$ cat flow/config.mk
export PLATFORM = sky130hd
export DESIGN_NAME = project
export DESIGN_NICKNAME = project
export VERILOG_FILES = /design/flow/design.v
export SDC_FILE = /design/flow/constraint.sdc
export NUM_CORES = 4
export LEC_CHECK = 0
export CAP_MARGIN = 20
export CELL_PAD_IN_SITES_DETAIL_PLACEMENT = 0
export CELL_PAD_IN_SITES_GLOBAL_PLACEMENT = 0
export CORE_ASPECT_RATIO = 0.99
export CORE_MARGIN = 2
export CORE_UTILIZATION = 69
export CTS_CLUSTER_SIZE = 35
export HOLD_SLACK_MARGIN = 0.28
export MAX_ROUTING_LAYER = met4
export MIN_ROUTING_LAYER = met1
export PLACE_DENSITY = 0.75
export SETUP_SLACK_MARGIN = -0.14
export SLEW_MARGIN = 0
export TNS_END_PERCENT = 35
$ cat flow/constraint.sdc
create_clock -name core_clock -period 2.74 [get_ports {clk}]
set_input_delay 0.5480 -clock core_clock [delete_from_list [all_inputs] [get_ports {clk}]]
set_output_delay 0.5480 -clock core_clock [all_outputs]
set_load 0.01 [all_outputs]
$ cat flow/design.v
module alu (input signed [31:0] in1, input signed [31:0] in2, input [3:0] opCode, input [4:0] shiftAmt, output signed [31:0] result);
	assign result = opCode == 0 ? in1 + in2 :
			opCode == 1 ? in1 - in2 :
			opCode == 2 ? in1 & in2 :
			opCode == 3 ? in1 | in2 :
			opCode == 4 ? in1 << shiftAmt :
			opCode == 5 ? in1 >> shiftAmt :
			opCode == 6 ? in1 >>> shiftAmt :
			opCode == 7 ? in1 > in2 ? 1 : 0 :
			opCode == 8 ? in1 < in2 ? 1 : 0 : 0;
endmodule
module mux (input selCh, input [31:0] inCh0, input [31:0] inCh1, output [31:0] selData);
	assign selData = selCh == 0 ? inCh0 :
			  selCh == 1 ? inCh1 : 0;
endmodule
module registerFile (input wrEnable, input [4:0] wrReg, input [31:0] wrData, input [4:0] rdReg1, output [31:0] rdData1, input [4:0] rdReg2, output [31:0] rdData2, input clk);
	reg [31:0] regFile [31:0];
	assign rdData1 = regFile[rdReg1];
	assign rdData2 = regFile[rdReg2];
	always @(posedge clk) begin if (wrEnable) begin regFile[wrReg] <= wrData; end end
endmodule
module project (input wrEnable, input [4:0] wrReg, input [4:0] rdReg1, input [4:0] rdReg2, input clk, input [3:0] opCode, input [4:0] shiftAmt, output signed [31:0] result, input selCh, input [31:0] selData);
	wire [31:0] selected;
	wire signed [31:0] rdData1;
	wire signed [31:0] rdData2;
	registerFile regFile1 (wrEnable, wrReg, selected, rdReg1, rdData1, rdReg2, rdData2, clk);
	alu alu1 (rdData1, rdData2, opCode, shiftAmt, result);
	mux m1 (selCh, selData, result, selected);
endmodule
$ cat flow/run.sh
#!/bin/bash
# the make line also repeats each setting of config.mk as NAME=value (left out here)
make -C /OpenROAD-flow-scripts/flow DESIGN_CONFIG=/design/flow/config.mk WORK_HOME=/design/flow/orfs CLKGATE_MAP_FILE= finish
==> results of run 1 <==
metrics by stage:
stage	setup slack, ns	utilization
2_1_floorplan	-2.41	-
3_3_place_gp	-3.67	0.852
3_5_place_dp	-3.86	0.852
4_1_cts	-3.54	0.916
metal layers:
metal | GRT overflow | track usage
met1 | 183 | 0.897
met2 | 699 | 1.01
met3 | 190 | 0.821
met4 | 435 | 0.907
met5 | - | -
what timing repair did:
item,in CTS
endpoints found under the hold margin,0
cloned,18
gates resized,381
setup buffers,66
hold buffers,0
setup endpoints to repair,1056
pin swaps,123
==> reports/results.tsv, run 1 <==
metric	value	unit
status	stopped before the end	
haltStage	5_1_grt	
toolErrorMsg	[ERROR GRT-0116] Global routing finished with congestion. Check the congestion regions in the DRC Viewer.	
post_synth_instance_area	56600	um^2
place_area	69200	um^2
ios	91	
ys_warn_count	1	
die_h	289	um
top_cell_area_share	0.544	
synthFlopType	edfxtp_1	
synth_cell_types	89	
globalRouteTotalUtil	0.914	
hpwl	167000	um
synthCells	3769	
overflow	1507	
cts_max_path_buffers	3	
ys_area	56600	um^2
chip_area	84300	um^2
ys_sh_adder	0.0219	
synthXorXnorAreaFrac	0.00480	
cts_buffers	98	
ys_cells	3769	
initial_core_util	0.696	
ys_sh_mux	0.258	
logic_family	multiplexers	
core	81200	um^2
synth_flop_count	1024	
syn_avg_cell_area	15.0	um^2
cts_root_buffer	clkbuf_16	
top_area_cell	edfxtp_1	
topCellsByArea	edfxtp_1, mux4_2, mux2i_1, a22oi_1, ha_1	
clock-sinks	1024	
synth.top_cells.by_count	edfxtp_1, mux4_2, mux2i_1	
ctsHtreeMaxLevel	3	
synth_top_cell_by_count	edfxtp_1	
synthSimpleGateAreaFrac	0.0492	
synthAoiAreaFrac	0.0895	
gp_congestion	1.20	
num_rows	104	
port-buffer-count	90	
fp.dieW	292	um
ys_seq_share	0.544	
dp_cells	5850	
edf_count	1024	
synth_nets	3926	
synthArstFlopShare	0	
==> run 2: changes to the inputs <==
Settings changed: CAP_MARGIN 20 to 40, CELL_PAD_IN_SITES_DETAIL_PLACEMENT 0 to 1, CELL_PAD_IN_SITES_GLOBAL_PLACEMENT 0 to default, CORE_ASPECT_RATIO 0.99 to 1.06, CORE_MARGIN 2 to 3, CORE_UTILIZATION 69 to 40, CTS_CLUSTER_SIZE 35 to default, GPL_ROUTABILITY_DRIVEN from default to 1, HOLD_SLACK_MARGIN 0.28 to default, MAX_ROUTING_LAYER met4 to default, MIN_ROUTING_LAYER met1 to default, PLACE_DENSITY 0.75 to default, SETUP_SLACK_MARGIN -0.14 to -0.36, SLEW_MARGIN 0 to 20, TNS_END_PERCENT 35 to 90.
Clock period 2.74 ns to 9.86 ns, I/O delays scaled along.
==> reports/results.tsv, run 2 <==
metric	value	unit
p_seq	4.95	mW
crit_path_max_fanout	23	
post_synth_instance_area	56600	um^2
synth_cell_types	89	
endpoint	result[31]	
top_cell_area_share	0.544	
relSlewSlack	0.399	
drc_errors	0	
syn_avg_cell_area	15.0	um^2
ys_seq_share	0.544	
p_clk	4.18	mW
gp_congestion	1.02	
switching_power	3.24	mW
topCellsByArea	edfxtp_1, mux4_2, mux2i_1, a22oi_1, ha_1	
hold_class	register to register	
num_rows	141	
use_met1	0.425	
status	finished with violations	
fillers	13550	
fp.dieW	371	um
port-buffer-count	90	
p_comb_frac	0.205	
fin_ws	-0.203	ns
synthCells	3769	
ir_drop	160	uV
power.group.top	registers	
so.violations	negative setup slack	
synthSimpleGateAreaFrac	0.0492	
hold_viol_final	0	
ys_warn_count	1	
p_total	11.5	mW
use_met3	0.0660	
slowest_delay	0.57	ns
clk_latency	0.74	ns
cts_setup_buffers	0	
r2r_slack	3.80	ns
edf_count	1024	
max_freq	99.4	MHz
routedWlPerCell	37.8	um
grt_start_max_net_pins	61	
logic_family	multiplexers	
synthAoiAreaFrac	0.0895	
cts_hold_buf	0	
worst_hold_slack	2.15	ns
via_per_inst	6.81	
r2r_start	regFile1.regFile[11][1]$_DFFE_PP_	
cp-startpoint	rdReg1[4]	
setup_violations	4	
clock-skew-final	0.0415	ns
synthXorXnorAreaFrac	0.00480	
grt_antenna_before_repair	4	
ios	91	
logic_area	24400	um^2
holdPathStages	9	
drv_cap	0	
globalRouteTotalUtil	0.311	
synthFlopType	edfxtp_1	
ctsHtreeMaxLevel	3	
finalCritPeriodShare	1.02	
drtPass1Iterations	6	
cts_tree	done	
cp_cell_sequence	clkdlybuf4s50_1 -> buf_4 -> buf_4 -> and2_2 -> buf_12 -> a22oi_1 -> a31oi_1 -> and2_1 -> ha_1 -> buf_4 -> and3_1 -> o21ai_0 -> nand3_1 -> nor4b_1 -> a311o_1 -> a31oi_2 -> o21ai_0 -> a211o_1 -> and3_1 -> o31ai_1 -> buf_2 -> buf_4 -> clkdlybuf4s50_1	
core	140000	um^2
cp.depth	23	
synthArstFlopShare	0	
pwr.group.combinational	2.35	mW
synth_nets	3926	
ys_sh_adder	0.0219	
crit_type	primary input to output pin	
ys_sh_mux	0.258	
p_sw_frac	0.283	
die_h	393	um
start_kind	primary input	
ff2ff_path_depth	19	
cts.repair.resized	0	
internal_power	8.23	mW
seqPwrFrac	0.431	
drtIter0Drc	5629	
finalCriticalPeriod	10.06	ns
met2_usage	0.484	
leakage	23.2	nW
critical-path-top-delay-family	buffers and inverters	
hold_end	regFile1.regFile[24][22]$_DFFE_PP_	
nets	4272	
chip_area	146000	um^2
clock-sinks	1024	
worst_pin_slew	0.901	ns
min_from	regFile1.regFile[31][22]$_DFFE_PP_	
synth_top_cell_by_count	edfxtp_1	
cp_num_buf_inv	8	
cts_buffers	105	
top_usage_layer	met2	
cp_common_cell	buf_4	
power_density	172	nW/um^2
grt_pass1_vias	41934	
path_clk_slew	0.06	ns
end_kind	output pin	
synth.top_cells.by_count	edfxtp_1, mux4_2, mux2i_1	
clock_power_share	0.364	
worst_ep_arrival_time	8.09	ns
cts_root_buffer	clkbuf_16	
top_area_cell	edfxtp_1	
ys_cells	3769	
slew_violations	0	
cp_slowest_cell	clkdlybuf4s50_1	
required	7.89	ns
overflow	0	
vias	41330	
hpwl	158000	um
initial_core_util	0.404	
synth_flop_count	1024	
ant_nets	0	
ys_area	56600	um^2
drt_wl_total	230000	um
warnings	91	
cts_max_path_buffers	3	
timing.rr.end	regFile1.regFile[1][31]$_DFFE_PP_	
grt_pass1_wl	321000	um
syn_to_final_growth	17.9	%
regArea	30700	um^2
-- run 2: metrics by stage --
stage / setup slack, ns / instance area [um^2] / TNS (ns) / cells / utilization
after floorplan: 0.823 / 56600 / 0 / 3769 / -
after global placement: -0.641 / 62200 / -0.866 / 5829 / 0.445
after detailed placement: -0.234 / 63100 / -0.505 / 5867 / 0.451
after CTS: -0.279 / 66600 / -0.585 / 6063 / 0.476
after global routing: -0.348 / 66700 / -1.83 / 6063 / 0.477
final: -0.203 / 66700 / -0.534 / 6068 / 0.477
-- run 2: metal layers --
| layer | part of all wire | vias to the layer above |
|---|---|---|
| met5 | 0 | - |
| met2 | 0.46 | 2763 |
| met3 | 0.10 | 576 |
| met1 | 0.39 | 21787 |
| li1 | - | 16204 |
| met4 | 0.047 | 0 |
-- run 2: final cells by class --
class	count	area share
Clock buffer	118	0.0404
Timing Repair Buffer	538	0.0794
Tap cell	1859	0.0349
Clock inverter	78	0.0130
Multi-Input combinational cell	2347	0.365
Inverter	99	0.00557
Sequential cell	1024	0.461
Antenna cell	5	0.000188
==> run 3: changes to the inputs <==
Settings changed: CAP_MARGIN 40 to 20, CELL_PAD_IN_SITES_DETAIL_PLACEMENT 1 to default, CORE_ASPECT_RATIO 1.06 to default, CORE_MARGIN 3 to 9, CORE_UTILIZATION 40 to 69, CTS_CLUSTER_DIAMETER from default to 204, GPL_ROUTABILITY_DRIVEN 1 to default, GPL_TIMING_DRIVEN from default to 1, PLACE_DENSITY_LB_ADDON from default to 0.15, SETUP_SLACK_MARGIN -0.36 to default, SLEW_MARGIN 20 to 15, TNS_END_PERCENT 90 to default.
Clock period 9.86 ns to 9.98 ns, I/O delays scaled along.
==> reports/results.tsv, run 3 <==
metric	value	unit
status	stopped before the end	
haltStage	5_1_grt	
fp.dieW	304	um
ys_area	56600	um^2
synth_nets	3926	
die_h	304	um
synthArstFlopShare	0	
chip_area	92600	um^2
ys_cells	3769	
top_area_cell	edfxtp_1	
ios	91	
synthSimpleGateAreaFrac	0.0492	
synthCells	3769	
cts_max_path_buffers	3	
core	80800	um^2
synth.top_cells.by_count	edfxtp_1, mux4_2, mux2i_1	
clock-sinks	1024	
cts_buffers	91	
port-buffer-count	90	
synthAoiAreaFrac	0.0895	
cts_hold_buf	0	
synth_top_cell_by_count	edfxtp_1	
top_cell_area_share	0.544	
ys_seq_share	0.544	
dp_slack	-0.574	ns
ys_sh_mux	0.258	
logic_family	multiplexers	
edf_count	1024	
post_synth_instance_area	56600	um^2
synth_flop_count	1024	
synthXorXnorAreaFrac	0.00480	
ys_warn_count	1	
ctsHtreeMaxLevel	3	
synth_cell_types	89	
synthFlopType	edfxtp_1	
topCellsByArea	edfxtp_1, mux4_2, mux2i_1, a22oi_1, ha_1	
initial_core_util	0.700	
num_rows	104	
cts_root_buffer	clkbuf_16	
hpwl	155000	um
ys_sh_adder	0.0219	
gp_congestion	1.10	
syn_avg_cell_area	15.0	um^2
[run 3: timing repair]
item / 4_1_cts
setup endpoints to repair: 3
setup buffers: 3
pin swaps: 1
gates resized: 15
[run 3: per-stage QoR]
step | instances | setup TNS, ns | cell area (um^2) | utilization | hold slack [ns]
floorplan | 3769 | 0 | 56600 | - | 1.71
global placement | 4989 | -0.395 | 60900 | 0.753 | 1.86
detailed placement | 4989 | -0.649 | 60900 | 0.753 | 1.98
CTS | 5154 | 0 | 63800 | 0.790 | 2.12
==> run 4: changes to the inputs <==
Settings changed: CORE_MARGIN 9 to 2, CORE_UTILIZATION 69 to 58, CTS_CLUSTER_DIAMETER 204 to default, GPL_TIMING_DRIVEN 1 to default, PLACE_DENSITY_LB_ADDON 0.15 to default, SETUP_SLACK_MARGIN from default to -0.39, SLEW_MARGIN 15 to 20.
Clock period 9.98 ns to 5.69 ns, I/O delays scaled along.
==> reports/results.tsv, run 4 <==
metric	value	unit
status	finished with violations	
so.violations	negative setup slack	
worst_hold_slack	1.31	ns
nets	5082	
hold_end	regFile1.regFile[10][15]$_DFFE_PP_	
finalCriticalPeriod	7.25	ns
relSlewSlack	0.164	
p_sw_frac	0.303	
p_total	21.3	mW
ys_warn_count	1	
syn_avg_cell_area	15.0	um^2
cts_tree	done	
r2r_slack	0.02	ns
synthFlopType	edfxtp_1	
via_per_inst	7.86	
initial_core_util	0.585	
top_usage_layer	met2	
use_met1	0.633	
hold_class	primary input to register	
worst_ep_arrival_time	6.11	ns
grt_start_max_net_pins	55	
synth_flop_count	1024	
power.group.top	registers	
cp_num_buf_inv	6	
power_density	283	nW/um^2
ys_cells	3769	
required	4.55	ns
warnings	96	
start_kind	primary input	
drtIter0Drc	10207	
ir_drop	460	uV
cts_root_buffer	clkbuf_16	
end_kind	output pin	
fp.dieW	316	um
edf_count	1024	
cts_max_path_buffers	3	
critical-path-top-delay-family	simple AND/OR/NAND/NOR gates	
switching_power	6.46	mW
topCellsByArea	edfxtp_1, mux4_2, mux2i_1, a22oi_1, ha_1	
min_from	selData[15]	
ys_area	56600	um^2
synth_top_cell_by_count	edfxtp_1	
drc_errors	0	
fillers	5150	
crit_type	primary input to output pin	
hold_viol_final	0	
clk_latency	0.75	ns
place_area	67700	um^2
cts_buffers	100	
gp_congestion	1.08	
cts_hold_buf	0	
synth.top_cells.by_count	edfxtp_1, mux4_2, mux2i_1	
vias	49430	
synthCells	3769	
cp_cell_sequence	buf_16 -> buf_4 -> buf_4 -> mux2i_2 -> a22oi_1 -> nand3_1 -> nand4_2 -> buf_12 -> inv_1 -> ha_4 -> or4_4 -> nor4_4 -> nand3_2 -> nor3_4 -> nor4_2 -> a21oi_1 -> and2_4 -> o31ai_4 -> a221oi_4 -> nor2_1 -> buf_2	
routedWlPerCell	42.2	um
syn_to_final_growth	33.3	%
logic_family	multiplexers	
drtPass1Iterations	7	
use_met3	0.188	
ys_sh_adder	0.0219	
grt_pass1_wl	351000	um
holdPathStages	3	
max_freq	138	MHz
post_synth_instance_area	56600	um^2
synthXorXnorAreaFrac	0.00480	
grt_pass1_vias	47562	
cp-startpoint	rdReg1[2]	
rsz0062_at_grt	true	
ctsHtreeMaxLevel	3	
drt_wl_total	265000	um
top_area_cell	edfxtp_1	
ios	91	
grt_antenna_before_repair	11	
clock_power_share	0.325	
cp.depth	21	
slew_violations	0	
endpoint	result[0]	
worst_pin_slew	1.25	ns
synth_nets	3926	
setup_violations	398	
overflow	0	
regArea	30700	um^2
fin_ws	-1.56	ns
core	96700	um^2
met2_usage	0.735	
pwr.group.combinational	5.80	mW
p_comb_frac	0.272	
cp_common_cell	buf_4	
p_seq	8.58	mW
hpwl	158000	um
synthAoiAreaFrac	0.0895	
finalCritPeriodShare	1.27	
cp_slowest_cell	or4_4	
seqPwrFrac	0.403	
timing.rr.end	regFile1.regFile[12][25]$_DFFE_PP_	
die_h	316	um
ys_seq_share	0.544	
ys_sh_mux	0.258	
num_rows	114	
post-route-cell-area	75400	um^2
slowest_delay	0.59	ns
synthSimpleGateAreaFrac	0.0492	
fin_cells	6292	
synth_cell_types	89	
p_clk	6.93	mW
ant_nets	0	
logic_area	26500	um^2
leakage	27.9	nW
port-buffer-count	90	
crit_path_max_fanout	15	
globalRouteTotalUtil	0.503	
chip_area	100000	um^2
r2r_start	regFile1.regFile[11][3]$_DFFE_PP_	
path_clk_slew	0.08	ns
synthArstFlopShare	0	
ff2ff_path_depth	22	
dp_cells	5939	
top_cell_area_share	0.544	
internal_power	14.8	mW
drv_cap	0	
clock-skew-final	0.0929	ns
dp_slack	-2.35	ns
clock-sinks	1024	
## run 4: per-stage QoR
stage	util	setup TNS (ns)
after floorplan	-	-60.16
after global placement	0.700	-946.22
after detailed placement	0.700	-1008.16
after CTS	0.761	-43.49
after global routing	0.779	-117.49
final	0.779	-103.74
## run 4: final cells by class
class | count | area share
Antenna cell | 7 | 0.000232
Clock buffer | 116 | 0.0340
Clock inverter | 70 | 0.00950
Inverter | 99 | 0.00506
Multi-Input combinational cell | 2347 | 0.352
Sequential cell | 1024 | 0.408
Tap cell | 1276 | 0.0212
Timing Repair Buffer | 1353 | 0.171
## run 4: per-layer routing
metal | vias up | part of all wire
li1 | 17860 | -
met1 | 23621 | 0.31
met2 | 6070 | 0.42
met3 | 1873 | 0.17
met4 | 6 | 0.098
met5 | - | 0.00014
## run 4: what timing repair did
item / in CTS / in global routing
pin swaps: 92 / 114
setup buffers: 77 / 94
resized: 411 / 243
gates cloned: 18 / 5
setup endpoints to repair: 385 / 100
==> run 5: changes to the inputs <==
Settings changed: CAP_MARGIN 20 to 40, CELL_PAD_IN_SITES_DETAIL_PLACEMENT from default to 1, CORE_ASPECT_RATIO from default to 1.05, CORE_MARGIN 2 to 3, CORE_UTILIZATION 58 to 40, GPL_ROUTABILITY_DRIVEN from default to 1, SETUP_SLACK_MARGIN -0.39 to -0.36, TNS_END_PERCENT from default to 80.
Clock period 5.69 ns to 10.0 ns, I/O delays scaled along.
==> reports/results.tsv, run 5 <==
metric	value	unit
status	finished with violations	
so.violations	negative setup slack	
ys_warn_count	1	
synth_flop_count	1024	
overflow	0	
ctsHtreeMaxLevel	3	
cp-startpoint	rdReg1[1]	
slowest_delay	0.64	ns
endpoint	result[0]	
ys_sh_adder	0.0219	
p_clk	4.12	mW
clock_power_share	0.365	
slew_violations	0	
cp_num_buf_inv	6	
drtIter0Drc	5684	
logic_family	multiplexers	
routedWlPerCell	37.8	um
cts_root_buffer	clkbuf_16	
synthXorXnorAreaFrac	0.00480	
drc_errors	0	
end_kind	output pin	
synthArstFlopShare	0	
ios	91	
crit_type	primary input to output pin	
synth_nets	3926	
ys_area	56600	um^2
fin_cells	6007	
grt_antenna_before_repair	11	
clock-skew-final	0.0351	ns
timing.rr.end	regFile1.regFile[14][30]$_DFFE_PP_	
core	140000	um^2
min_from	regFile1.regFile[26][0]$_DFFE_PP_	
via_per_inst	6.85	
cp.depth	20	
holdPathStages	7	
syn_to_final_growth	16.8	%
power_density	171	nW/um^2
ff2ff_path_depth	20	
seqPwrFrac	0.432	
num_rows	140	
switching_power	3.19	mW
cts_buffers	106	
dp_cells	5799	
synthCells	3769	
grt_pass1_wl	321000	um
fin_ws	-0.245	ns
worst_ep_arrival_time	8.24	ns
grt_pass1_vias	41886	
grt_start_max_net_pins	57	
hold_class	register to register	
relSlewSlack	0.379	
topCellsByArea	edfxtp_1, mux4_2, mux2i_1, a22oi_1, ha_1	
hold_viol_final	0	
critical-path-top-delay-family	AND-OR/OR-AND gates	
synthSimpleGateAreaFrac	0.0492	
pwr.group.combinational	2.29	mW
drtPass1Iterations	6	
r2r_start	regFile1.regFile[31][3]$_DFFE_PP_	
p_sw_frac	0.282	
syn_avg_cell_area	15.0	um^2
drt_wl_total	227000	um
crit_path_max_fanout	50	
leakage	22.9	nW
path_clk_slew	0.06	ns
clock-sinks	1024	
port-buffer-count	90	
setup_violations	5	
synth_top_cell_by_count	edfxtp_1	
ys_seq_share	0.544	
synthAoiAreaFrac	0.0895	
cp_cell_sequence	buf_8 -> buf_12 -> buf_12 -> mux4_2 -> a22oi_1 -> nand4_1 -> inv_1 -> ha_1 -> nor4_1 -> buf_4 -> and3_1 -> o311ai_0 -> a31oi_1 -> nor2_1 -> o221ai_1 -> nor3_1 -> o31ai_1 -> a221oi_2 -> nor2_1 -> clkdlybuf4s50_1	
ir_drop	135	uV
r2r_slack	3.86	ns
top_cell_area_share	0.544	
power.group.top	registers	
ys_cells	3769	
gp_congestion	1.07	
cts_hold_buf	0	
p_seq	4.88	mW
die_h	391	um
post_synth_instance_area	56600	um^2
internal_power	8.10	mW
hpwl	154000	um
synthFlopType	edfxtp_1	
cp_slowest_cell	o31ai_1	
finalCriticalPeriod	10.24	ns
finalCritPeriodShare	1.02	
ant_nets	0	
fp.dieW	373	um
p_comb_frac	0.202	
clk_latency	0.74	ns
synth_cell_types	89	
chip_area	146000	um^2
nets	4222	
cts_max_path_buffers	3	
top_area_cell	edfxtp_1	
drv_cap	0	
vias	41158	
warnings	91	
required	8.00	ns
globalRouteTotalUtil	0.307	
start_kind	primary input	
hold_end	regFile1.regFile[16][0]$_DFFE_PP_	
worst_pin_slew	0.932	ns
edf_count	1024	
fin_util	0.473	
initial_core_util	0.405	
synth.top_cells.by_count	edfxtp_1, mux4_2, mux2i_1	
ys_sh_mux	0.258	
cts_tree	done	
max_freq	97.6	MHz
## run 5: per-stage QoR
step	power (mW)	area, um^2	worst slack [ns]	hold slack (ns)	setup TNS, ns
2_1_floorplan	6.21	56600	0.907	1.71	0
3_3_place_gp	7.15	61700	-0.183	2.03	-0.238
3_5_place_dp	7.19	62400	-0.190	1.91	-0.264
4_1_cts	11.3	65900	-0.236	1.92	-0.384
5_1_grt	11.6	66000	-0.357	2.04	-1.43
6_report	11.3	66000	-0.245	1.93	-0.788
## run 5: what timing repair did
action | in CTS | in global routing
hold endpoints to repair | 0 | 0
endpoints found under the setup margin | 0 | 1
gates resized | 0 | 5
buffers inserted | 0 | 1
## run 5: layout make-up
type	instances	area (um^2)
Fill cell	13545	73600
Sequential cell	1024	30700
Multi-Input combinational cell	2347	24400
Timing Repair Buffer	487	4660
Clock buffer	126	2750
Tap cell	1846	2310
Clock inverter	73	815
Inverter	99	372
Antenna cell	5	12.5
## run 5: per-layer routing
metal | vias to the layer above | wire, um | GRT usage
li1 | 16081 | - | -
met1 | 21835 | 91000 | 0.424
met2 | 2750 | 104000 | 0.478
met3 | 486 | 23300 | 0.0645
met4 | 6 | 9110 | 0.118
met5 | - | 30 | 0
==> run 6: changes to the inputs <==
Settings changed: CAP_MARGIN 40 to 20, CELL_PAD_IN_SITES_DETAIL_PLACEMENT 1 to 0, CELL_PAD_IN_SITES_GLOBAL_PLACEMENT from default to 0, CORE_ASPECT_RATIO 1.05 to 1.02, CORE_MARGIN 3 to 2, CORE_UTILIZATION 40 to 70, CTS_CLUSTER_SIZE from default to 35, GPL_ROUTABILITY_DRIVEN 1 to default, HOLD_SLACK_MARGIN from default to 0.28, MAX_ROUTING_LAYER from default to met5, MIN_ROUTING_LAYER from default to met1, PLACE_DENSITY from default to 0.64, SETUP_SLACK_MARGIN -0.36 to 0.65, TNS_END_PERCENT 80 to 35.
Clock period 10.0 ns to 6.99 ns, I/O delays scaled along.
==> reports/results.tsv, run 6 <==
metric	value	unit
status	stopped before the end	
haltStage	5_1_grt	
toolErrorMsg	[ERROR GRT-0116] Global routing finished with congestion. Check the congestion regions in the DRC Viewer.	
synth_nets	3926	
dp_slack	-1.91	ns
edf_count	1024	
logic_family	multiplexers	
syn_avg_cell_area	15.0	um^2
synthXorXnorAreaFrac	0.00480	
cts_root_buffer	clkbuf_16	
topCellsByArea	edfxtp_1, mux4_2, mux2i_1, a22oi_1, ha_1	
place_area	64800	um^2
top_cell_area_share	0.544	
synthSimpleGateAreaFrac	0.0492	
port-buffer-count	90	
die_h	291	um
core	80300	um^2
synthAoiAreaFrac	0.0895	
ys_warn_count	1	
ios	91	
overflow	846	
initial_core_util	0.705	
ys_area	56600	um^2
gp_congestion	1.17	
ys_seq_share	0.544	
top_area_cell	edfxtp_1	
synth_flop_count	1024	
synthFlopType	edfxtp_1	
clock-sinks	1024	
chip_area	83100	um^2
hpwl	158000	um
ctsHtreeMaxLevel	3	
synthCells	3769	
post_synth_instance_area	56600	um^2
cts_hold_buf	0	
synthArstFlopShare	0	
ys_sh_mux	0.258	
fp.dieW	285	um
num_rows	105	
globalRouteTotalUtil	0.890	
synth_top_cell_by_count	edfxtp_1	
dp_cells	5403	
cts_max_path_buffers	3	
ys_cells	3769	
ys_sh_adder	0.0219	
cts_buffers	96	
synth_cell_types	89	
synth.top_cells.by_count	edfxtp_1, mux4_2, mux2i_1	
[run 6: repair_timing]
action	4_1_cts
gates cloned	23
gates resized	673
endpoints found under the setup margin	547
setup buffers	167
pin swaps	145
[run 6: stage by stage]
stage / setup TNS, ns / util / hold slack, ns
detailed placement: -69.05 / 0.807 / 2.03
global placement: -50.41 / 0.806 / 1.95
CTS: -5.86 / 0.904 / 1.62
floorplan: 0 / - / 1.72
[run 6: routing by layer]
| metal | overflow | track usage |
|---|---|---|
| met5 | 10 | 0.631 |
| met1 | 50 | 0.893 |
| met4 | 296 | 0.857 |
| met3 | 69 | 0.820 |
| met2 | 421 | 0.980 |
==> run 7: changes to the inputs <==
Settings changed: CELL_PAD_IN_SITES_DETAIL_PLACEMENT 0 to default, CELL_PAD_IN_SITES_GLOBAL_PLACEMENT 0 to default, CORE_ASPECT_RATIO 1.02 to default, CORE_UTILIZATION 70 to 61, CTS_CLUSTER_DIAMETER from default to 354, CTS_CLUSTER_SIZE 35 to 50, HOLD_SLACK_MARGIN 0.28 to default, MAX_ROUTING_LAYER met5 to default, MIN_ROUTING_LAYER met1 to default, PLACE_DENSITY 0.64 to default, PLACE_DENSITY_LB_ADDON from default to 0.01, SETUP_SLACK_MARGIN 0.65 to 1.61, TNS_END_PERCENT 35 to 5.
Clock period 6.99 ns to 5.49 ns, I/O delays scaled along.
==> reports/results.tsv, run 7 <==
metric	value	unit
synthXorXnorAreaFrac	0.00480	
haltStage	5_1_grt	
synthArstFlopShare	0	
chip_area	95200	um^2
synthAoiAreaFrac	0.0895	
gp_congestion	1.14	
synthCells	3769	
cts_hold_buf	0	
topCellsByArea	edfxtp_1, mux4_2, mux2i_1, a22oi_1, ha_1	
fp.dieW	308	um
ys_sh_adder	0.0219	
hpwl	174000	um
synth_flop_count	1024	
synth_cell_types	89	
die_h	308	um
core	91800	um^2
ys_area	56600	um^2
cts_root_buffer	clkbuf_16	
synth_nets	3926	
initial_core_util	0.616	
ys_sh_mux	0.258	
cts_max_path_buffers	3	
status	stopped before the end	
clock-sinks	1024	
logic_family	multiplexers	
synthSimpleGateAreaFrac	0.0492	
port-buffer-count	90	
top_area_cell	edfxtp_1	
ios	91	
num_rows	111	
ys_warn_count	1	
edf_count	1024	
post_synth_instance_area	56600	um^2
ys_cells	3769	
place_area	68200	um^2
synthFlopType	edfxtp_1	
ctsHtreeMaxLevel	1	
ys_seq_share	0.544	
top_cell_area_share	0.544	
cts_buffers	24	
syn_avg_cell_area	15.0	um^2
synth.top_cells.by_count	edfxtp_1, mux4_2, mux2i_1	
synth_top_cell_by_count	edfxtp_1	
run 7: what timing repair did:
action / 4_1_cts
setup buffers: 86
gates cloned: 15
pin swaps: 68
setup endpoints to repair: 1056
gates resized: 352
run 7: stage by stage:
step	setup slack [ns]	total power, mW	util	std cells
floorplan	-0.747	11.4	-	3769
global placement	-3.12	14.0	0.743	5965
detailed placement	-2.87	14.1	0.743	5965
CTS	-1.65	17.3	0.776	6092
==> run 8: changes to the inputs <==
Settings changed: CELL_PAD_IN_SITES_DETAIL_PLACEMENT from default to 0, CELL_PAD_IN_SITES_GLOBAL_PLACEMENT from default to 1, CORE_ASPECT_RATIO from default to 1.07, CTS_CLUSTER_DIAMETER 354 to default, CTS_CLUSTER_SIZE 50 to 35, HOLD_SLACK_MARGIN from default to 0.28, MAX_ROUTING_LAYER from default to met5, MIN_ROUTING_LAYER from default to met1, PLACE_DENSITY from default to 0.65, PLACE_DENSITY_LB_ADDON 0.01 to default, SETUP_SLACK_MARGIN 1.61 to 1.37, SLEW_MARGIN 20 to 35, TNS_END_PERCENT 5 to 35.
Clock period 5.49 ns to 5.62 ns, I/O delays scaled along.
==> reports/results.tsv, run 8 <==
metric	value	unit
hpwl	158000	um
synth_cell_types	89	
synth.top_cells.by_count	edfxtp_1, mux4_2, mux2i_1	
place_area	68400	um^2
chip_area	95200	um^2
port-buffer-count	90	
synthSimpleGateAreaFrac	0.0492	
die_h	319	um
fp.dieW	298	um
cts_max_path_buffers	3	
logic_family	multiplexers	
post_synth_instance_area	56600	um^2
cts_buffers	90	
edf_count	1024	
ys_sh_mux	0.258	
synth_top_cell_by_count	edfxtp_1	
initial_core_util	0.615	
clock-sinks	1024	
ys_seq_share	0.544	
ys_sh_adder	0.0219	
synthXorXnorAreaFrac	0.00480	
synthCells	3769	
synth_nets	3926	
synth_flop_count	1024	
dp_cells	5952	
synthArstFlopShare	0	
ys_cells	3769	
num_rows	115	
synthAoiAreaFrac	0.0895	
syn_avg_cell_area	15.0	um^2
core	91900	um^2
status	stopped before the end	
dp_slack	-2.45	ns
ios	91	
topCellsByArea	edfxtp_1, mux4_2, mux2i_1, a22oi_1, ha_1	
haltStage	5_1_grt	
cts_hold_buf	0	
cts_root_buffer	clkbuf_16	
gp_congestion	1.13	
top_cell_area_share	0.544	
ctsHtreeMaxLevel	3	
ys_area	56600	um^2
synthFlopType	edfxtp_1	
top_area_cell	edfxtp_1	
ys_warn_count	1	
[run 8: repair_timing]
| item | in CTS |
|---|---|
| pin swaps | 140 |
| setup endpoints to repair | 1056 |
| gates cloned | 15 |
| setup buffers | 110 |
| resized | 479 |
==> run 9: changes to the inputs <==
Settings changed: ABC_AREA from default to 1, CELL_PAD_IN_SITES_DETAIL_PLACEMENT 0 to default, CELL_PAD_IN_SITES_GLOBAL_PLACEMENT 1 to default, CORE_ASPECT_RATIO 1.07 to default, CORE_UTILIZATION 61 to 72, CTS_CLUSTER_DIAMETER from default to 372, CTS_CLUSTER_SIZE 35 to 99, HOLD_SLACK_MARGIN 0.28 to default, MAX_ROUTING_LAYER met5 to default, MIN_ROUTING_LAYER met1 to default, PLACE_DENSITY 0.65 to 0.39, SETUP_SLACK_MARGIN 1.37 to -0.27, SLEW_MARGIN 35 to 20, TNS_END_PERCENT 35 to default.
Clock period 5.62 ns to 5.17 ns, I/O delays scaled along.
==> reports/results.tsv, run 9 <==
metric	value	unit
status	stopped before the end	
haltStage	5_1_grt	
ys_cells	7062	
hpwl	153000	um
port-buffer-count	90	
synth_cell_types	47	
synthFlopType	edfxtp_1	
edf_count	1024	
die_h	291	um
ys_area	59400	um^2
synthSimpleGateAreaFrac	0.285	
syn_avg_cell_area	8.41	um^2
clock-sinks	1024	
gp_congestion	1.09	
post_synth_instance_area	59400	um^2
topCellsByArea	edfxtp_1, nand2_1, nand3_1, o21ai_0, nor2_1	
synthAoiAreaFrac	0.111	
logic_family	simple AND/OR/NAND/NOR gates	
synthXorXnorAreaFrac	0.00369	
initial_core_util	0.726	
cts_max_path_buffers	3	
ctsHtreeMaxLevel	1	
cts_buffers	14	
synthArstFlopShare	0	
ios	91	
cts_root_buffer	clkbuf_16	
chip_area	84800	um^2
synthCells	7062	
synth_top_cell_by_count	nand2_1	
ys_warn_count	1	
synth.top_cells.by_count	nand2_1, nand3_1, edfxtp_1	
ys_sh_adder	0.0209	
core	81800	um^2
fp.dieW	291	um
ys_seq_share	0.518	
top_area_cell	edfxtp_1	
synth_nets	7219	
top_cell_area_share	0.518	
ys_sh_mux	0	
synth_flop_count	1024	
num_rows	105	
-- run 9: per-stage QoR --
step | setup WS [ns] | area [um^2] | setup TNS (ns) | power [mW] | instances
floorplan | -0.266 | 59600 | -3.20 | 12.0 | 7062
global placement | -1.74 | 67500 | -440.10 | 14.2 | 8565
detailed placement | -1.79 | 67500 | -520.93 | 14.3 | 8565
CTS | -0.767 | 71100 | -34.50 | 17.3 | 8680
-- run 9: repair_timing --
item	in CTS
setup buffers	54
cloned	51
pin swaps	73
hold buffers	0
hold endpoints to repair	0
endpoints found under the setup margin	32
resized	434
==> run 10: changes to the inputs <==
Settings changed: ABC_AREA 1 to default, CELL_PAD_IN_SITES_DETAIL_PLACEMENT from default to 0, CELL_PAD_IN_SITES_GLOBAL_PLACEMENT from default to 1, CORE_ASPECT_RATIO from default to 0.66, CORE_UTILIZATION 72 to 50, CTS_CLUSTER_DIAMETER 372 to default, CTS_CLUSTER_SIZE 99 to 35, HOLD_SLACK_MARGIN from default to 0.28, MAX_ROUTING_LAYER from default to met5, MIN_ROUTING_LAYER from default to met1, PLACE_DENSITY 0.39 to 0.75, SETUP_SLACK_MARGIN -0.27 to -0.14, SLEW_MARGIN 20 to 0, TNS_END_PERCENT from default to 35.
Clock period 5.17 ns to 5.62 ns, I/O delays scaled along.
==> reports/results.tsv, run 10 <==
metric	value	unit
top_cell_area_share	0.544	
path_clk_slew	0.06	ns
ios	91	
holdPathStages	3	
endpoint	result[31]	
ys_cells	3769	
max_freq	137	MHz
edf_count	1024	
post_synth_instance_area	56600	um^2
synth_cell_types	89	
so.violations	negative setup slack	
min_from	selData[29]	
relSlewSlack	0.309	
p_clk	5.94	mW
post-route-cell-area	75600	um^2
clock-skew-final	0.0328	ns
cts_root_buffer	clkbuf_16	
hold_class	primary input to register	
fp.dieW	418	um
cts_buffers	88	
setup_violations	448	
cp_slowest_cell	or4_4	
globalRouteTotalUtil	0.413	
ctsHtreeMaxLevel	3	
r2r_start	regFile1.regFile[31][2]$_DFFE_PP_	
drtPass1Iterations	6	
cp-startpoint	rdReg2[1]	
clock-sinks	1024	
cp.depth	18	
gp_congestion	1.07	
rsz0062_at_grt	true	
place_area	68400	um^2
chip_area	116000	um^2
drtIter0Drc	7646	
initial_core_util	0.503	
tns	-132.72	ns
synthAoiAreaFrac	0.0895	
via_per_inst	6.97	
seqPwrFrac	0.418	
ff2ff_path_depth	22	
finalCritPeriodShare	1.30	
status	finished with violations	
clk_latency	0.70	ns
nets	5093	
synth.top_cells.by_count	edfxtp_1, mux4_2, mux2i_1	
syn_to_final_growth	33.7	%
num_rows	100	
drc_errors	0	
leakage	28.0	nW
synth_flop_count	1024	
hold_end	regFile1.regFile[27][29]$_DFFE_PP_	
pwr.group.combinational	6.13	mW
power.group.top	registers	
grt_start_max_net_pins	50	
internal_power	14.4	mW
synthCells	3769	
drt_wl_total	245000	um
ant_nets	0	
grt_pass1_vias	42660	
hpwl	166000	um
port-buffer-count	90	
synthXorXnorAreaFrac	0.00480	
timing.rr.end	regFile1.regFile[31][31]$_DFFE_PP_	
cp_num_buf_inv	5	
ys_sh_adder	0.0219	
clock_power_share	0.286	
fin_ws	-1.70	ns
synth_top_cell_by_count	edfxtp_1	
ir_drop	234	uV
required	4.50	ns
routedWlPerCell	37.7	um
core	112000	um^2
cp_common_cell	mux4_2	
worst_hold_slack	1.35	ns
logic_family	multiplexers	
vias	45159	
warnings	94	
slew_violations	0	
slowest_delay	0.55	ns
worst_pin_slew	1.04	ns
ys_sh_mux	0.258	
grt_antenna_before_repair	7	
power_density	274	nW/um^2
grt_pass1_wl	333000	um
cts_max_path_buffers	3	
synthArstFlopShare	0	
p_sw_frac	0.304	
finalCriticalPeriod	7.32	ns
cp_cell_sequence	buf_8 -> buf_12 -> buf_16 -> mux4_2 -> mux4_2 -> mux2i_4 -> buf_6 -> ha_4 -> or4_4 -> a41oi_4 -> o21bai_4 -> a311o_2 -> a31oi_4 -> o21ai_1 -> a211o_1 -> and3_4 -> o31ai_4 -> buf_2	
synthFlopType	edfxtp_1	
hold_viol_final	0	
die_h	277	um
topCellsByArea	edfxtp_1, mux4_2, mux2i_1, a22oi_1, ha_1	
p_seq	8.67	mW
switching_power	6.30	mW
top_area_cell	edfxtp_1	
crit_type	primary input to output pin	
start_kind	primary input	
synthSimpleGateAreaFrac	0.0492	
end_kind	output pin	
r2r_slack	-0.13	ns
crit_path_max_fanout	27	
syn_avg_cell_area	15.0	um^2
ys_warn_count	1	
drv_cap	0	
cts_tree	done	
ys_area	56600	um^2
p_comb_frac	0.295	
synth_nets	3926	
ys_seq_share	0.544	
worst_ep_arrival_time	6.20	ns
critical-path-top-delay-family	AND-OR/OR-AND gates	
overflow	0	
## run 10: final cells by class
class / count / area, um^2
Antenna cell: 1 / 2.50
Clock buffer: 105 / 2270
Clock inverter: 51 / 415
Fill cell: 7847 / 36900
Inverter: 99 / 387
Multi-Input combinational cell: 2353 / 26600
Sequential cell: 1024 / 30700
Tap cell: 1479 / 1850
Timing Repair Buffer: 1370 / 13400
## run 10: metal layers
metal	vias up	track usage	part of all wire
met1	23120	0.625	0.41
met2	3709	0.544	0.40
met4	6	0.133	0.040
met3	453	0.155	0.15
met5	-	0	0.00017
li1	17871	-	-
## run 10: through the flow
| step | utilization | setup WS [ns] | instances | total power [mW] |
|---|---|---|---|---|
| after floorplan | - | -0.669 | 3769 | 11.2 |
| after global placement | 0.608 | -3.85 | 6153 | 13.8 |
| after detailed placement | 0.608 | -3.15 | 6155 | 13.8 |
| after CTS | 0.658 | -1.58 | 6417 | 20.1 |
| after global routing | 0.672 | -1.76 | 6481 | 21.2 |
| final | 0.672 | -1.70 | 6482 | 20.7 |
## run 10: timing repair
item | in CTS | in global routing
hold buffers | 0 | 0
gates cloned | 17 | 17
setup endpoints to repair | 672 | 465
pin swaps | 97 | 134
setup buffers | 101 | 68
hold endpoints to repair | 0 | 0
gates resized | 456 | 215
==> run 11: changes to the inputs <==
Settings changed: CELL_PAD_IN_SITES_DETAIL_PLACEMENT 0 to default, CELL_PAD_IN_SITES_GLOBAL_PLACEMENT 1 to default, CORE_ASPECT_RATIO 0.66 to default, CORE_UTILIZATION 50 to 65, CTS_CLUSTER_SIZE 35 to 34, HOLD_SLACK_MARGIN 0.28 to default, MAX_ROUTING_LAYER met5 to default, MIN_ROUTING_LAYER met1 to default, PLACE_DENSITY 0.75 to default, SETUP_SLACK_MARGIN -0.14 to -0.39, SLEW_MARGIN 0 to 20, TNS_END_PERCENT 35 to default.
Clock period 5.62 ns to 7.1 ns, I/O delays scaled along.
==> reports/results.tsv, run 11 <==
metric	value	unit
syn_avg_cell_area	15.0	um^2
die_h	299	um
synth_cell_types	89	
synthAoiAreaFrac	0.0895	
topCellsByArea	edfxtp_1, mux4_2, mux2i_1, a22oi_1, ha_1	
ys_cells	3769	
core	86500	um^2
synthFlopType	edfxtp_1	
status	stopped before the end	
ys_sh_adder	0.0219	
cts_max_path_buffers	3	
ys_sh_mux	0.258	
chip_area	89400	um^2
ys_seq_share	0.544	
edf_count	1024	
synth_flop_count	1024	
synth.top_cells.by_count	edfxtp_1, mux4_2, mux2i_1	
top_cell_area_share	0.544	
ys_area	56600	um^2
synthArstFlopShare	0	
ys_warn_count	1	
post_synth_instance_area	56600	um^2
gp_congestion	1.09	
synthXorXnorAreaFrac	0.00480	
cts_root_buffer	clkbuf_16	
logic_family	multiplexers	
haltStage	5_1_grt	
synthCells	3769	
ios	91	
place_area	65000	um^2
port-buffer-count	90	
cts_hold_buf	0	
num_rows	108	
hpwl	155000	um
fp.dieW	299	um
initial_core_util	0.654	
synthSimpleGateAreaFrac	0.0492	
cts_buffers	99	
ctsHtreeMaxLevel	3	
synth_top_cell_by_count	edfxtp_1	
clock-sinks	1024	
synth_nets	3926	
dp_cells	5545	
top_area_cell	edfxtp_1	
-- run 11: metrics by stage --
step / setup TNS, ns / total power [mW] / setup WS [ns]
CTS: -10.41 / 16.1 / -0.470
global placement: -38.89 / 10.5 / -1.44
detailed placement: -67.21 / 10.5 / -1.55
floorplan: -0.958 / 8.75 / -0.388
-- run 11: timing repair --
item                                   4_1_cts
endpoints found under the hold margin        0
gates resized                              264
setup buffers                               60
setup endpoints to repair                   32
pin swaps                                   62
cloned                                      10
==> run 12: changes to the inputs <==
Settings changed: CELL_PAD_IN_SITES_DETAIL_PLACEMENT from default to 0, CELL_PAD_IN_SITES_GLOBAL_PLACEMENT from default to 0, CORE_ASPECT_RATIO from default to 0.99, CORE_UTILIZATION 65 to 72, CTS_CLUSTER_SIZE 34 to 35, HOLD_SLACK_MARGIN from default to 0.28, MAX_ROUTING_LAYER from default to met4, MIN_ROUTING_LAYER from default to met1, PLACE_DENSITY from default to 0.65, SETUP_SLACK_MARGIN -0.39 to -0.14, SLEW_MARGIN 20 to 0, TNS_END_PERCENT from default to 35.
Clock period 7.1 ns to 3.12 ns, I/O delays scaled along.
==> reports/results.tsv, run 12 <==
metric	value	unit
hpwl	154000	um
core	78000	um^2
status	stopped before the end	
top_area_cell	edfxtp_1	
synthSimpleGateAreaFrac	0.0492	
cts_buffers	100	
synthFlopType	edfxtp_1	
toolErrorMsg	[ERROR GRT-0116] Global routing finished with congestion. Check the congestion regions in the DRC Viewer.	
top_cell_area_share	0.544	
num_rows	102	
synth_cell_types	89	
clock-sinks	1024	
ys_warn_count	1	
ios	91	
initial_core_util	0.725	
logic_family	multiplexers	
edf_count	1024	
synthArstFlopShare	0	
port-buffer-count	90	
haltStage	5_1_grt	
synth.top_cells.by_count	edfxtp_1, mux4_2, mux2i_1	
post_synth_instance_area	56600	um^2
fp.dieW	286	um
synthCells	3769	
synth_top_cell_by_count	edfxtp_1	
syn_avg_cell_area	15.0	um^2
cts_max_path_buffers	3	
ys_sh_adder	0.0219	
ys_cells	3769	
ys_area	56600	um^2
globalRouteTotalUtil	0.943	
gp_congestion	1.43	
topCellsByArea	edfxtp_1, mux4_2, mux2i_1, a22oi_1, ha_1	
cts_hold_buf	0	
cts_root_buffer	clkbuf_16	
ys_seq_share	0.544	
synthXorXnorAreaFrac	0.00480	
synthAoiAreaFrac	0.0895	
die_h	283	um
overflow	2107	
chip_area	80800	um^2
synth_nets	3926	
ctsHtreeMaxLevel	3	
ys_sh_mux	0.258	
synth_flop_count	1024	
[run 12: metal layers]
metal / overflow / GRT usage
met1: 206 / 0.911
met2: 1182 / 1.05
met3: 286 / 0.855
met4: 433 / 0.937
met5: - / -
[run 12: what timing repair did]
| item | CTS |
|---|---|
| setup buffers | 107 |
| setup endpoints to repair | 1056 |
| gates resized | 493 |
| cloned | 15 |
| pin swaps | 157 |
[run 12: metrics by stage]
stage	setup slack [ns]	instances	util	cell area, um^2
2_1_floorplan	-2.18	3769	-	57400
3_3_place_gp	-3.54	5798	0.880	68600
3_5_place_dp	-3.77	5798	0.880	68600
4_1_cts	-2.93	6093	0.957	74600
==> run 13: changes to the inputs <==
Settings changed: CELL_PAD_IN_SITES_GLOBAL_PLACEMENT 0 to 1, CORE_ASPECT_RATIO 0.99 to 1.02, CORE_UTILIZATION 72 to 69, MAX_ROUTING_LAYER met4 to met5, PLACE_DENSITY 0.65 to 0.64, SETUP_SLACK_MARGIN -0.14 to -0.45, SLEW_MARGIN 0 to 20.
Clock period 3.12 ns to 5.62 ns, I/O delays scaled along.
==> reports/results.tsv, run 13 <==
metric	value	unit
dp_cells	5728	
hpwl	146000	um
top_cell_area_share	0.544	
cts_root_buffer	clkbuf_16	
die_h	293	um
synthArstFlopShare	0	
synthSimpleGateAreaFrac	0.0492	
initial_core_util	0.693	
ys_area	56600	um^2
dp_slack	-2.13	ns
topCellsByArea	edfxtp_1, mux4_2, mux2i_1, a22oi_1, ha_1	
core	81600	um^2
top_area_cell	edfxtp_1	
synth_flop_count	1024	
synthXorXnorAreaFrac	0.00480	
cts_buffers	100	
post_synth_instance_area	56600	um^2
haltStage	5_1_grt	
cts_max_path_buffers	3	
overflow	105	
synth_top_cell_by_count	edfxtp_1	
clock-sinks	1024	
globalRouteTotalUtil	0.751	
gp_congestion	1.26	
place_area	67600	um^2
edf_count	1024	
ys_seq_share	0.544	
ys_sh_adder	0.0219	
fp.dieW	287	um
ios	91	
synth.top_cells.by_count	edfxtp_1, mux4_2, mux2i_1	
num_rows	106	
ys_warn_count	1	
ys_sh_mux	0.258	
logic_family	multiplexers	
ys_cells	3769	
ctsHtreeMaxLevel	3	
synthCells	3769	
toolErrorMsg	[ERROR GRT-0116] Global routing finished with congestion. Check the congestion regions in the DRC Viewer.	
chip_area	84300	um^2
synthFlopType	edfxtp_1	
synthAoiAreaFrac	0.0895	
status	stopped before the end	
port-buffer-count	90	
synth_cell_types	89	
syn_avg_cell_area	15.0	um^2
synth_nets	3926	
## run 13: per-stage QoR
step	power (mW)	utilization	TNS [ns]
2_1_floorplan	11.2	-	-64.07
3_3_place_gp	13.2	0.829	-729.51
3_5_place_dp	13.4	0.829	-826.08
4_1_cts	21.2	0.910	-55.81
## run 13: what timing repair did
action / CTS
gates cloned: 18
hold endpoints to repair: 0
setup buffers: 108
setup endpoints to repair: 235
pin swaps: 106
gates resized: 520
hold buffers: 0
## run 13: routing by layer
| metal | GRT usage | overflow |
|---|---|---|
| met5 | 0.347 | 0 |
| met4 | 0.704 | 42 |
| met3 | 0.600 | 3 |
| met2 | 0.908 | 60 |
| met1 | 0.769 | 0 |
==> run 14: changes to the inputs <==
Settings changed: ABC_AREA from default to 1, CAP_MARGIN 20 to 10, CELL_PAD_IN_SITES_DETAIL_PLACEMENT 0 to 1, CELL_PAD_IN_SITES_GLOBAL_PLACEMENT 1 to default, CORE_ASPECT_RATIO 1.02 to 1.32, CORE_MARGIN 2 to 4, CORE_UTILIZATION 69 to 39, CTS_CLUSTER_DIAMETER from default to 264, CTS_CLUSTER_SIZE 35 to default, HOLD_SLACK_MARGIN 0.28 to 0.06, PLACE_DENSITY 0.64 to default, SETUP_SLACK_MARGIN -0.45 to default, TNS_END_PERCENT 35 to 90.
Clock period 5.62 ns to 6.12 ns, I/O delays scaled along.
==> reports/results.tsv, run 14 <==
metric	value	unit
vias	67719	
synth_flop_count	1024	
status	finished with violations	
drtPass1Iterations	9	
synthArstFlopShare	0	
port-buffer-count	90	
via_per_inst	6.78	
cp_slowest_cell	o221ai_1	
p_seq	7.93	mW
worst_hold_slack	1.42	ns
endpoint	result[18]	
cp_num_buf_inv	15	
start_kind	primary input	
rsz0062_at_grt	true	
clock-sinks	1024	
setup_violations	124	
drv_cap	0	
logic_family	simple AND/OR/NAND/NOR gates	
finalCritPeriodShare	1.13	
routedWlPerCell	33.8	um
relSlewSlack	0.175	
gp_congestion	1.02	
place_area	68800	um^2
leakage	31.6	nW
grt_antenna_before_repair	13	
crit_path_max_fanout	8	
finalCriticalPeriod	6.92	ns
crit_type	primary input to output pin	
pwr.group.combinational	5.91	mW
synthFlopType	edfxtp_1	
cts_tree	done	
worst_pin_slew	1.24	ns
p_sw_frac	0.323	
overflow	0	
syn_to_final_growth	33.0	%
holdPathStages	4	
ir_drop	233	uV
hpwl	190000	um
cp.depth	30	
drc_errors	0	
fin_ws	-0.796	ns
synthCells	7062	
ys_seq_share	0.518	
ios	91	
edf_count	1024	
ys_warn_count	1	
switching_power	6.54	mW
hold_viol_final	0	
p_comb_frac	0.292	
grt_pass1_vias	67652	
chip_area	159000	um^2
r2r_start	regFile1.regFile[2][4]$_DFFE_PP_	
tns	-65.11	ns
warnings	93	
hold_class	primary input to register	
grt_start_max_net_pins	63	
seqPwrFrac	0.392	
slowest_delay	0.42	ns
topCellsByArea	edfxtp_1, nand2_1, nand3_1, o21ai_0, nor2_1	
synth_cell_types	47	
max_freq	145	MHz
ys_area	59400	um^2
drtIter0Drc	10533	
critical-path-top-delay-family	buffers and inverters	
clock-skew-final	0.0340	ns
p_total	20.2	mW
p_clk	6.40	mW
ant_nets	0	
synthSimpleGateAreaFrac	0.285	
cts_root_buffer	clkbuf_16	
worst_ep_arrival_time	5.69	ns
core	151000	um^2
synth_nets	7219	
ys_cells	7062	
cts_hold_buf	0	
nets	8059	
synth_top_cell_by_count	nand2_1	
slew_violations	0	
synthAoiAreaFrac	0.111	
clock_power_share	0.316	
post-route-cell-area	79000	um^2
post_synth_instance_area	59400	um^2
clk_latency	0.74	ns
synth.top_cells.by_count	nand2_1, nand3_1, edfxtp_1	
ff2ff_path_depth	42	
power.group.top	registers	
internal_power	13.7	mW
required	4.90	ns
cp_common_cell	o21ai_2	
timing.rr.end	regFile1.regFile[18][30]$_DFFE_PP_	
initial_core_util	0.392	
ys_sh_adder	0.0209	
cts_max_path_buffers	3	
top_cell_area_share	0.518	
so.violations	negative setup slack	
dp_slack	-1.73	ns
die_h	456	um
synthXorXnorAreaFrac	0.00369	
drt_wl_total	337000	um
r2r_slack	0	ns
num_rows	164	
cts_buffers	97	
end_kind	output pin	
syn_avg_cell_area	8.41	um^2
grt_pass1_wl	445000	um
ctsHtreeMaxLevel	3	
path_clk_slew	0.07	ns
fp.dieW	348	um
ys_sh_mux	0	
cp-startpoint	rdReg2[1]	
power_density	256	nW/um^2
min_from	selData[24]	
hold_end	regFile1.regFile[24][24]$_DFFE_PP_	
globalRouteTotalUtil	0.378	
top_area_cell	edfxtp_1	
==> run 14: area by class of cell <==
cell class                 instances  area, um^2
antenna                           11        27.5
multi-input combinational       5245       27500
fill                           17129       72400
clock buffer                     109        2470
tap                             1992        2490
sequential                      1024       30700
timing repair buffer            1260       13900
timing repair inverter             3        52.6
inverter                         271        1150
clock inverter                    73         717
==> run 14: timing repair <==
item                                    CTS  global route
endpoints found under the setup margin   32           128
gates cloned                             44            42
buffers inserted                        116            75
pin swaps                                90           213
gates resized                           547           512
==> run 14: stage by stage <==
stage / utilization / instances
2_1_floorplan: - / 7062
4_1_cts: 0.501 / 9869
3_5_place_dp: 0.454 / 9528
3_3_place_gp: 0.454 / 9528
6_report: 0.522 / 9988
5_1_grt: 0.521 / 9980
==> run 14: metal layers <==
| metal | GRT usage | wire length (um) | vias to the layer above |
|---|---|---|---|
| met1 | 0.416 | 104000 | 32367 |
| met4 | 0.346 | 39200 | 6 |
| met3 | 0.0933 | 45200 | 2465 |
| met2 | 0.603 | 149000 | 6419 |
| met5 | 0 | 37 | - |
| li1 | - | - | 26462 |
==> run 15: changes to the inputs <==
Settings changed: ABC_AREA 1 to default, CAP_MARGIN 10 to 20, CELL_PAD_IN_SITES_DETAIL_PLACEMENT 1 to default, CORE_ASPECT_RATIO 1.32 to default, CORE_MARGIN 4 to 2, CORE_UTILIZATION 39 to 40, CTS_CLUSTER_DIAMETER 264 to default, HOLD_SLACK_MARGIN 0.06 to default, MAX_ROUTING_LAYER met5 to default, MIN_ROUTING_LAYER met1 to default, SETUP_SLACK_MARGIN from default to 2.78, TNS_END_PERCENT 90 to default.
Clock period 6.12 ns to 9.88 ns, I/O delays scaled along.
==> reports/results.tsv, run 15 <==
metric	value	unit
syn_to_final_growth	24.3	%
hold_class	register to register	
end_kind	output pin	
timing.rr.end	regFile1.regFile[29][17]$_DFFE_PP_	
setup_violations	0	
cts_max_path_buffers	3	
slowest_delay	0.56	ns
cp_slowest_cell	or4_4	
routedWlPerCell	36.4	um
drc_errors	0	
cts_buffers	102	
synth.top_cells.by_count	edfxtp_1, mux4_2, mux2i_1	
cp_common_cell	buf_12	
min_from	regFile1.regFile[0][22]$_DFFE_PP_	
p_seq	4.94	mW
ios	91	
clock_power_share	0.344	
switching_power	3.35	mW
slew_violations	0	
top_area_cell	edfxtp_1	
nets	4441	
clock-sinks	1024	
ys_cells	3769	
port-buffer-count	90	
fin_ws	1.08	ns
relSlewSlack	0.231	
topCellsByArea	edfxtp_1, mux4_2, mux2i_1, a22oi_1, ha_1	
place_area	62300	um^2
hold_viol_final	0	
cp_cell_sequence	buf_16 -> buf_12 -> buf_12 -> buf_16 -> mux4_2 -> mux4_2 -> mux2i_4 -> inv_2 -> ha_4 -> or4_4 -> a41oi_4 -> o21bai_4 -> a311o_2 -> a31oi_4 -> o21ai_2 -> a211o_1 -> and3_4 -> o31ai_4 -> buf_12 -> buf_6	
p_sw_frac	0.285	
logic_family	multiplexers	
ys_sh_mux	0.258	
path_clk_slew	0.06	ns
ctsHtreeMaxLevel	3	
r2r_start	regFile1.regFile[18][6]$_DFFE_PP_	
syn_avg_cell_area	15.0	um^2
power.group.top	registers	
leakage	24.6	nW
synthXorXnorAreaFrac	0.00480	
cp.depth	20	
crit_type	primary input to output pin	
die_h	380	um
ys_area	56600	um^2
cts_tree	done	
fp.dieW	380	um
synth_cell_types	89	
synthArstFlopShare	0	
drtIter0Drc	6523	
clock-skew-final	0.0499	ns
core	140000	um^2
dp_slack	-0.202	ns
globalRouteTotalUtil	0.308	
cts_hold_buf	0	
synthAoiAreaFrac	0.0895	
max_freq	114	MHz
rsz0062_at_grt	true	
synthSimpleGateAreaFrac	0.0492	
ant_nets	0	
power_density	167	nW/um^2
initial_core_util	0.404	
cts_root_buffer	clkbuf_16	
finalCritPeriodShare	0.890	
post_synth_instance_area	56600	um^2
pwr.group.combinational	2.78	mW
synth_flop_count	1024	
critical-path-top-delay-family	AND-OR/OR-AND gates	
vias	41986	
ys_seq_share	0.544	
synth_nets	3926	
grt_pass1_wl	315000	um
clk_latency	0.74	ns
seqPwrFrac	0.420	
ys_sh_adder	0.0219	
p_comb_frac	0.236	
ir_drop	136	uV
via_per_inst	6.72	
fillers	11750	
p_clk	4.05	mW
logic_area	26100	um^2
grt_pass1_vias	40511	
start_kind	primary input	
ys_warn_count	1	
chip_area	144000	um^2
worst_ep_arrival_time	6.82	ns
r2r_slack	2.90	ns
regArea	30700	um^2
post-route-cell-area	70300	um^2
required	7.90	ns
drv_cap	0	
synthFlopType	edfxtp_1	
holdPathStages	8	
cp_num_buf_inv	7	
crit_path_max_fanout	7	
gp_congestion	1.03	
synthCells	3769	
overflow	0	
status	finished clean	
warnings	94	
internal_power	8.42	mW
grt_antenna_before_repair	4	
endpoint	result[31]	
top_cell_area_share	0.544	
drt_wl_total	227000	um
num_rows	137	
hpwl	140000	um
hold_end	regFile1.regFile[19][22]$_DFFE_PP_	
worst_pin_slew	1.15	ns
synth_top_cell_by_count	edfxtp_1	
grt_start_max_net_pins	56	
finalCriticalPeriod	8.80	ns
ff2ff_path_depth	37	
cp-startpoint	rdReg2[0]	
drtPass1Iterations	7	
edf_count	1024	
## run 15: routing by layer
layer | global-route usage | share of wire | vias to the layer above
met4 | 0.109 | 0.036 | 2
li1 | - | - | 16570
met1 | 0.440 | 0.40 | 21896
met3 | 0.0676 | 0.12 | 470
met2 | 0.464 | 0.45 | 3048
met5 | 0 | 0.000066 | -
## run 15: final cells by class
cell class	instances	share of cell area
Inverter	99	0.00548
Antenna cell	3	0.000107
Clock inverter	68	0.0113
Tap cell	1876	0.0334
Sequential cell	1024	0.437
Multi-Input combinational cell	2347	0.371
Timing Repair Buffer	710	0.104
Clock buffer	118	0.0378
## run 15: through the flow
step	instances	hold slack [ns]	power, mW	util	setup TNS, ns
final	6245	2.01	11.8	0.503	0
after global placement	5805	1.97	7.27	0.445	-0.220
after global routing	6242	2.15	12.1	0.503	0
after floorplan	3769	1.72	6.36	-	0
after CTS	6174	2.00	11.6	0.495	0
after detailed placement	5805	1.99	7.27	0.445	-0.202
## run 15: repair_timing
action	CTS	global route
endpoints found under the setup margin	244	92
cloned	25	1
buffers inserted	158	67
resized	400	154
pin swaps	91	80
==> run 16: changes to the inputs <==
Settings changed: CELL_PAD_IN_SITES_DETAIL_PLACEMENT from default to 0, CELL_PAD_IN_SITES_GLOBAL_PLACEMENT from default to 0, CORE_ASPECT_RATIO from default to 1.02, CORE_UTILIZATION 40 to 70, CTS_CLUSTER_SIZE from default to 35, HOLD_SLACK_MARGIN from default to 0.28, MAX_ROUTING_LAYER from default to met5, MIN_ROUTING_LAYER from default to met1, PLACE_DENSITY from default to 0.64, SETUP_SLACK_MARGIN 2.78 to -0.37, TNS_END_PERCENT from default to 35.
Clock period 9.88 ns to 5.62 ns, I/O delays scaled along.
==> reports/results.tsv, run 16 <==
metric	value	unit
num_rows	105	
synth_cell_types	89	
initial_core_util	0.705	
synth_top_cell_by_count	edfxtp_1	
logic_family	multiplexers	
ys_cells	3769	
core	80300	um^2
post_synth_instance_area	56600	um^2
fp.dieW	285	um
cts_hold_buf	0	
cts_max_path_buffers	3	
chip_area	83100	um^2
port-buffer-count	90	
ys_seq_share	0.544	
synth.top_cells.by_count	edfxtp_1, mux4_2, mux2i_1	
ys_warn_count	1	
clock-sinks	1024	
topCellsByArea	edfxtp_1, mux4_2, mux2i_1, a22oi_1, ha_1	
ctsHtreeMaxLevel	3	
dp_slack	-2.52	ns
synthCells	3769	
die_h	291	um
dp_cells	5729	
ys_area	56600	um^2
synthAoiAreaFrac	0.0895	
status	stopped before the end	
ys_sh_mux	0.258	
hpwl	167000	um
overflow	1733	
edf_count	1024	
gp_congestion	1.20	
synthArstFlopShare	0	
cts_buffers	99	
top_area_cell	edfxtp_1	
synth_flop_count	1024	
globalRouteTotalUtil	0.923	
top_cell_area_share	0.544	
cts_root_buffer	clkbuf_16	
synthFlopType	edfxtp_1	
synthXorXnorAreaFrac	0.00480	
haltStage	5_1_grt	
toolErrorMsg	[ERROR GRT-0116] Global routing finished with congestion. Check the congestion regions in the DRC Viewer.	
synth_nets	3926	
synthSimpleGateAreaFrac	0.0492	
ys_sh_adder	0.0219	
syn_avg_cell_area	15.0	um^2
ios	91	
place_area	67400	um^2
[run 16: what timing repair did]
item,4_1_cts
pin swaps,74
gates cloned,9
gates resized,411
endpoints found under the setup margin,658
buffers inserted,63
[run 16: layer usage]
metal | overflow | global-route usage
met5 | 15 | 0.691
met4 | 555 | 0.929
met3 | 146 | 0.850
met2 | 860 | 1.01
met1 | 157 | 0.913
==> run 17: changes to the inputs <==
Settings changed: CELL_PAD_IN_SITES_GLOBAL_PLACEMENT 0 to 1, CORE_UTILIZATION 70 to 72, SETUP_SLACK_MARGIN -0.37 to -0.28.
Clock period 5.62 ns to 6.66 ns, I/O delays scaled along.
==> reports/results.tsv, run 17 <==
metric	value	unit
topCellsByArea	edfxtp_1, mux4_2, mux2i_1, a22oi_1, ha_1	
synthXorXnorAreaFrac	0.00480	
gp_congestion	1.41	
ys_warn_count	1	
edf_count	1024	
synth.top_cells.by_count	edfxtp_1, mux4_2, mux2i_1	
chip_area	80800	um^2
overflow	178	
synth_nets	3926	
syn_avg_cell_area	15.0	um^2
globalRouteTotalUtil	0.796	
ys_area	56600	um^2
status	stopped before the end	
ys_cells	3769	
top_area_cell	edfxtp_1	
post_synth_instance_area	56600	um^2
synth_cell_types	89	
synthSimpleGateAreaFrac	0.0492	
core	77600	um^2
cts_max_path_buffers	3	
num_rows	103	
top_cell_area_share	0.544	
haltStage	5_1_grt	
ys_sh_mux	0.258	
clock-sinks	1024	
synthFlopType	edfxtp_1	
cts_root_buffer	clkbuf_16	
cts_hold_buf	0	
ctsHtreeMaxLevel	3	
ys_seq_share	0.544	
synth_flop_count	1024	
die_h	287	um
cts_buffers	100	
logic_family	multiplexers	
port-buffer-count	90	
initial_core_util	0.729	
synthAoiAreaFrac	0.0895	
fp.dieW	282	um
place_area	64800	um^2
synthCells	3769	
synthArstFlopShare	0	
ios	91	
synth_top_cell_by_count	edfxtp_1	
ys_sh_adder	0.0219	
toolErrorMsg	[ERROR GRT-0232] Routing congestion too high. Check the congestion heatmap in the GUI.	
hpwl	145000	um
==> run 17: repair_timing <==
item / 4_1_cts
buffers inserted: 72
setup endpoints to repair: 64
cloned: 11
gates resized: 384
pin swaps: 72
hold endpoints to repair: 0
==> run 17: routing by layer <==
layer  GRT usage  overflow
met5       0.417         0
met4       0.767        76
met3       0.694         1
met2       0.921       101
met1       0.801         0
==> run 17: stage by stage <==
stage	setup slack [ns]	hold slack [ns]	instances	util
detailed placement	-2.03	1.71	5412	0.835
CTS	-0.688	1.54	5665	0.907
global placement	-1.83	1.69	5410	0.835
floorplan	-0.275	1.71	3769	-
Power is estimated from default activity; no workload was simulated.
